==> flow/design.v <==
module PWM_duty_cycle (
    input clk,            
    input rst,            
    input pwm_in,         
    output reg [7:0] duty_cycle   
);
    reg [15:0] high_count, total_count;   
    reg pwm_prev;        
    reg update_flag;     
    reg first_period;    
    always @(posedge clk or posedge rst) begin
        if (rst) begin
            high_count <= 0;
            total_count <= 0;
            duty_cycle <= 0;
            pwm_prev <= 0;
            update_flag <= 0;
            first_period <= 1;   
        end else begin
            total_count <= total_count + 1;
            if (pwm_in) high_count <= high_count + 1;
            if (pwm_prev && ~pwm_in) begin
                if (!first_period && total_count > 0) begin
                    duty_cycle <= (high_count * 100) / total_count;   
                end
                first_period <= 0;   
                high_count <= 0;
                total_count <= 0;
            end
            pwm_prev <= pwm_in;   
        end
    end
endmodule
==> flow/config.mk <==
export PLATFORM = sky130hd
export DESIGN_NAME = PWM_duty_cycle
export DESIGN_NICKNAME = PWM_duty_cycle
export VERILOG_FILES = /design/flow/design.v
export SDC_FILE = /design/flow/constraint.sdc
export NUM_CORES = 4
export LEC_CHECK = 0
export CAP_MARGIN = 20
export CELL_PAD_IN_SITES_GLOBAL_PLACEMENT = 2
export CORE_ASPECT_RATIO = 0.73
export CORE_MARGIN = 9
export CORE_UTILIZATION = 52
export CTS_CLUSTER_DIAMETER = 53
export GPL_TIMING_DRIVEN = 0
export MIN_ROUTING_LAYER = met2
export PLACE_DENSITY_LB_ADDON = 0.05
export SLEW_MARGIN = 15
export TNS_END_PERCENT = 45
==> flow/constraint.sdc <==
create_clock -name core_clock -period 110.0 [get_ports {clk}]
set_input_delay 22.0000 -clock core_clock [delete_from_list [all_inputs] [get_ports {clk}]]
set_output_delay 22.0000 -clock core_clock [all_outputs]
set_load 0.01 [all_outputs]
run.sh (not shown) runs the stock make flow with config.mk's settings and CLKGATE_MAP_FILE=.
The starting point died in global placement without I/O (3_1_place_gp_skip_io), error FLW-0024.
==> next run, changes <==
==> flow/config.mk (replaced) <==
export PLATFORM = sky130hd
export DESIGN_NAME = PWM_duty_cycle
export DESIGN_NICKNAME = PWM_duty_cycle
export VERILOG_FILES = /design/flow/design.v
export SDC_FILE = /design/flow/constraint.sdc
export NUM_CORES = 4
export LEC_CHECK = 0
export CAP_MARGIN = 20
export CORE_MARGIN = 7
export CORE_UTILIZATION = 40
export CTS_CLUSTER_DIAMETER = 92
export CTS_CLUSTER_SIZE = 90
export PLACE_DENSITY_LB_ADDON = 0.0
export SLEW_MARGIN = 20
export TNS_END_PERCENT = 15
=> Now the flow completed with no timing, DRC or antenna violations; synthesized area is unchanged; die size grows by a quarter to a third; synthesized cell count stays the same.
==> next run, changes <==
==> flow/config.mk (replaced) <==
export PLATFORM = sky130hd
export DESIGN_NAME = PWM_duty_cycle
export DESIGN_NICKNAME = PWM_duty_cycle
export VERILOG_FILES = /design/flow/design.v
export SDC_FILE = /design/flow/constraint.sdc
export NUM_CORES = 4
export LEC_CHECK = 0
export CAP_MARGIN = 20
export CORE_ASPECT_RATIO = 1.72
export CORE_MARGIN = 2
export CORE_UTILIZATION = 45
export GPL_ROUTABILITY_DRIVEN = 0
export PLACE_DENSITY_LB_ADDON = 0.05
export SLEW_MARGIN = 20
export TNS_END_PERCENT = 10
Outcome: The new run completed with no timing, DRC or antenna violations. Die area falls by 16%. Clock-buffer cell count does not change. Maximum frequency falls by 0.78%. Utilization rises by 4.9 points. Routed wire length rises by 5.9%. Design area falls by 0.59%. Flip-flop count stays the same.

---

// PWM_duty_cycle: RTL as listed in full above, without the edits since
Settings: LEC_CHECK=0, CAP_MARGIN=20, CORE_MARGIN=2, CORE_UTILIZATION=71, PLACE_DENSITY=0.63, SLEW_MARGIN=20; clock period 110.0 ns.
The baseline passed the timing, DRC and antenna checks.
==> next run, changes <==
Settings changed: CELL_PAD_IN_SITES_GLOBAL_PLACEMENT from default to 2, CORE_ASPECT_RATIO from default to 0.73, CORE_UTILIZATION 71 to 68, PLACE_DENSITY 0.63 to default, PLACE_DENSITY_LB_ADDON from default to 0.05, SETUP_SLACK_MARGIN from default to -2.0, SLEW_MARGIN 20 to 15, TNS_END_PERCENT from default to 45.
After rerunning:
- With this change the flow ended with an error in 3_1_place_gp_skip_io with FLW-0024
- die size came out higher by about 4.4%
- synthesized area does not change
- synthesized cell count does not change
